==> inputs of trial 52 <==
==> flow/design.v <==
/*verilator lint_off UNUSEDSIGNAL*/
/*verilator lint_off MULTITOP*/
/*verilator lint_off WIDTH*//*verilator lint_off LATCH*/
module fadd_sub(
  input logic        clk_i,
  input logic [31:0] operand_a,
  input logic [31:0] operand_b,
  output logic[31:0] result_o
);
  logic [7:0]  a_exponent, b_exponent;             
  logic [7:0]  result_exponent;
  logic [23:0] a_mantissa, b_mantissa;             
  logic [24:0] result_mantissa;
  logic        a_sign, b_sign, result_sign;        
  logic [23:0] tmp_mantissa;
  logic [7:0]  in_e, out_e;
  logic [24:0] in_m, out_m;
  logic [7:0]  diff;
always_ff@(posedge(clk_i))
begin
  a_sign <= operand_a[31];
  b_sign <= operand_b[31];
  if(operand_a[30:23]==0)
    begin
      a_exponent <= (operand_a[22:0] != 0)? 8'b00000001 : 8'b00000000;
      a_mantissa <= {1'b0,operand_a[22:0]};
    end
  else
    begin
      a_exponent <= operand_a[30:23];
      a_mantissa <= {1'b1,operand_a[22:0]};
    end
  if(operand_b[30:23]==0)
    begin
      b_exponent <= (operand_b[22:0] != 0)? 8'b00000001 : 8'b00000000;
      b_mantissa <= {1'b0,operand_b[22:0]};
    end
  else
    begin
      b_exponent <= operand_b[30:23];
      b_mantissa <= {1'b1,operand_b[22:0]};
    end
end
always_comb
begin
  diff         = 8'd0;
  tmp_mantissa = 24'd0;
  if(a_exponent == b_exponent)
    begin
      result_exponent = a_exponent;
      if(a_sign == b_sign)                                                     
        begin
          result_sign           = a_sign;
          result_mantissa       = a_mantissa + b_mantissa;
        end
      else                                                                    
        begin
          if(a_mantissa > b_mantissa)
            begin
              result_sign     = a_sign;
              result_mantissa = a_mantissa - b_mantissa;
            end
          else
            begin
              result_sign     = b_sign;
              result_mantissa = b_mantissa - a_mantissa;
            end
        end
    end
  else                                                                               
    begin
      if(a_exponent > b_exponent)
        begin
          result_sign     = a_sign;
          result_exponent = a_exponent;
          diff            = a_exponent - b_exponent;
          tmp_mantissa    = b_mantissa >> diff;
          if(a_sign == b_sign)
            result_mantissa = a_mantissa + tmp_mantissa;
          else
            result_mantissa = a_mantissa - tmp_mantissa;
        end
      else
        begin
          result_sign      = b_sign;
          result_exponent  = b_exponent;
          diff             = b_exponent - a_exponent;
          tmp_mantissa     = a_mantissa >> diff;
          if(a_sign == b_sign)
            result_mantissa  = b_mantissa + tmp_mantissa;
          else
            result_mantissa  = b_mantissa - tmp_mantissa;
        end
    end
  if(result_mantissa[24]==1)
    begin
      result_exponent = result_exponent + 8'd1;
      result_mantissa = result_mantissa >> 1;
    end
  result_o = {result_sign, result_exponent, result_mantissa[22:0]};
end
endmodule
==> flow/run.sh <==
#!/bin/bash
# the make line also repeats each setting of config.mk as NAME=value (left out here)
make -C /OpenROAD-flow-scripts/flow DESIGN_CONFIG=/design/flow/config.mk WORK_HOME=/design/flow/orfs CLKGATE_MAP_FILE= finish
==> flow/config.mk <==
export PLATFORM = sky130hd
export DESIGN_NAME = fadd_sub
export DESIGN_NICKNAME = fadd_sub
export VERILOG_FILES = /design/flow/design.v
export SDC_FILE = /design/flow/constraint.sdc
export NUM_CORES = 4
export LEC_CHECK = 0
export CAP_MARGIN = 15
export CORE_MARGIN = 10
export CORE_UTILIZATION = 66
export CTS_CLUSTER_DIAMETER = 166
export CTS_CLUSTER_SIZE = 99
export MAX_ROUTING_LAYER = met5
export PLACE_DENSITY = 0.61
export SETUP_SLACK_MARGIN = -1.04
export SLEW_MARGIN = 35
export TNS_END_PERCENT = 10
==> flow/constraint.sdc <==
create_clock -name core_clock -period 14.7 [get_ports {clk_i}]
set_input_delay 2.9400 -clock core_clock [delete_from_list [all_inputs] [get_ports {clk_i}]]
set_output_delay 2.9400 -clock core_clock [all_outputs]
set_load 0.01 [all_outputs]
==> trial 14 (differences from trial 52) <==
Settings changed: ABC_AREA set to 1, CAP_MARGIN 15 to 0, CELL_PAD_IN_SITES_GLOBAL_PLACEMENT set to 3, CORE_ASPECT_RATIO set to 0.51, CORE_MARGIN 10 to 2, CORE_UTILIZATION 66 to 47, CTS_CLUSTER_DIAMETER 166 to not set, CTS_CLUSTER_SIZE 99 to 62, GPL_ROUTABILITY_DRIVEN set to 0, GPL_TIMING_DRIVEN set to 0, MIN_ROUTING_LAYER set to met1, PLACE_DENSITY 0.61 to 0.73, SETUP_SLACK_MARGIN -1.04 to 2.38, TNS_END_PERCENT 10 to 95.
==> build 29 (differences from trial 52) <==
Settings changed: CAP_MARGIN 15 to 20, CORE_MARGIN 10 to 2, CORE_UTILIZATION 66 to 11, CTS_CLUSTER_DIAMETER 166 to not set, CTS_CLUSTER_SIZE 99 to not set, MAX_ROUTING_LAYER met5 to not set, PLACE_DENSITY 0.61 to not set, SETUP_SLACK_MARGIN -1.04 to not set, SLEW_MARGIN 35 to 20, TNS_END_PERCENT 10 to not set.
==> flow/constraint.sdc (replaced) <==
create_clock -name core_clock -period 12.8 [get_ports {clk_i}]
set_input_delay 2.5600 -clock core_clock [delete_from_list [all_inputs] [get_ports {clk_i}]]
set_output_delay 2.5600 -clock core_clock [all_outputs]
set_load 0.01 [all_outputs]
==> build 88 (differences from trial 52) <==
Settings changed: CORE_MARGIN 10 to 6, CORE_UTILIZATION 66 to 47, CTS_CLUSTER_DIAMETER 166 to 245.
==> results <==
Adder-cell area share of the yosys netlist: trial 14 13.70%; trial 52 14.73%; build 29 14.73%; build 88 14.73%
Switching fraction of total power: trial 14 -; trial 52 49.27%; build 29 51.00%; build 88 48.63%
Tap Cells: trial 14 -; trial 52 211; build 29 1,254; build 88 275
Setup-violating endpoint count in the final report: trial 14 -; trial 52 0; build 29 0; build 88 0
Share of the synthesized netlist area taken by xor and xnor gates: trial 14 8.538%; trial 52 6.489%; build 29 6.489%; build 88 6.489%
Type of the worst setup path: trial 14 -; trial 52 flip-flop to primary output; build 29 flip-flop to primary output; build 88 flip-flop to primary output
TritonCTS Buffers: trial 14 -; trial 52 9; build 29 9; build 88 9
Comb_multi_in: trial 14 -; trial 52 1,138; build 29 1,140; build 88 1,138
Run status: trial 14 aborted with a tool error; trial 52 finished clean; build 29 finished clean; build 88 finished clean
Stage where the flow stopped: trial 14 global placement without I/O (3_1_place_gp_skip_io); trial 52 -; build 29 -; build 88 -
First-pass GRT wire length: trial 14 -; trial 52 61,310 µm; build 29 64,400 µm; build 88 60,440 µm
Cell with the largest stage delay on the worst path: trial 14 -; trial 52 mux4_1; build 29 xor2_1; build 88 o21a_4
Sequential fraction of the synthesis area: trial 14 11.80%; trial 52 12.69%; build 29 12.69%; build 88 12.69%
Critical Path Source: trial 14 -; trial 52 a_exponent[0]$_DFF_P_; build 29 a_exponent[0]$_DFF_P_; build 88 a_exponent[0]$_DFF_P_
DIE HEIGHT: trial 14 114.2 µm; trial 52 145.6 µm; build 29 311.7 µm; build 88 160.8 µm
Area of the multi-input gates: trial 14 -; trial 52 8284 µm²; build 29 8310 µm²; build 88 8299 µm²
Aoi/oai-family share of the synthesized area: trial 14 16.76%; trial 52 25.67%; build 29 25.67%; build 88 25.67%
Count of buffers not belonging to the clock network in the layout: trial 14 -; trial 52 111; build 29 125; build 88 112
Global route overflow: trial 14 -; trial 52 0; build 29 0; build 88 0
Synthesized instance count: trial 14 1,938; trial 52 1,402; build 29 1,402; build 88 1,402
Data arrival at the endpoint of the critical path: trial 14 -; trial 52 10.07 ns; build 29 9.60 ns; build 88 10.04 ns
Vias/cell: trial 14 -; trial 52 7.001; build 29 4.103; build 88 6.296
CTS tree: trial 14 -; trial 52 built; build 29 built; build 88 built
Min-delay worst type: trial 14 -; trial 52 input port to flip-flop; build 29 input port to flip-flop; build 88 input port to flip-flop
Transition at the pin with the smallest max-transition slack: trial 14 -; trial 52 0.8568 ns; build 29 1.046 ns; build 88 0.9148 ns
Area growth from synthesis to layout: trial 14 -; trial 52 12.30%; build 29 25.75%; build 88 13.39%
First-iteration detailed-routing DRC count: trial 14 -; trial 52 1,797; build 29 1,346; build 88 1,165


==> job 8402 <==
// fadd_sub: RTL as listed in full above, without the edits since
Settings: LEC_CHECK=0, CAP_MARGIN=15, CORE_MARGIN=2, CORE_UTILIZATION=47, CTS_CLUSTER_SIZE=62, MAX_ROUTING_LAYER=met5, PLACE_DENSITY=0.73, SETUP_SLACK_MARGIN=2.38, SLEW_MARGIN=35, TNS_END_PERCENT=95; clock period 14.7 ns.
run.sh (not shown) runs the stock make flow with config.mk's settings and CLKGATE_MAP_FILE=.
==> inputs of job 3971, as changes to job 8402 <==
Settings changed: ABC_AREA from default to 1, CELL_PAD_IN_SITES_DETAIL_PLACEMENT from default to 1, CELL_PAD_IN_SITES_GLOBAL_PLACEMENT from default to 3, CORE_ASPECT_RATIO from default to 0.51, GPL_ROUTABILITY_DRIVEN from default to 1, GPL_TIMING_DRIVEN from default to 0, HOLD_SLACK_MARGIN from default to 0.02, MIN_ROUTING_LAYER from default to met2, PLACE_DENSITY 0.73 to default, SETUP_SLACK_MARGIN 2.38 to 0.48, SLEW_MARGIN 35 to 40.
==> impl_metrics.env <==
# physical design summary
export IMPL_outcome="aborted with a tool error"
export IMPL_haltStage="global placement without I/O"
export IMPL_firstError="[ERROR GPL-0301] Utilization 122.053 % exceeds 100%."
export IMPL_synthSimpleGateAreaFrac_pct=37.5
export IMPL_yosys_cells=1938
export IMPL_top_logic_kind="simple AND/OR/NAND/NOR gates"
export IMPL_chipHeight_um=114
export IMPL_top_area_cell="nand2_1"
export IMPL_die_w_um=220
export IMPL_syn_area_per_cell_um2=5.78
export IMPL_muxShareOfSynthArea_pct=0.0894
export IMPL_rows=40
export IMPL_syn_inst=1938
That was job 3971.
==> impl_metrics.env <==
# yosys + openroad results
export IMPL_outcome="complete, no violations"
export IMPL_top_area_cell="ha_1"
export IMPL_synthSimpleGateAreaFrac_pct=20.1
export IMPL_chipHeight_um=153
export IMPL_muxShareOfSynthArea_pct=12.1
export IMPL_die_w_um=153
export IMPL_rows=54
export IMPL_top_logic_kind="AND-OR/OR-AND gates"
That was job 8402.
Power and IR drop assume default switching activity.
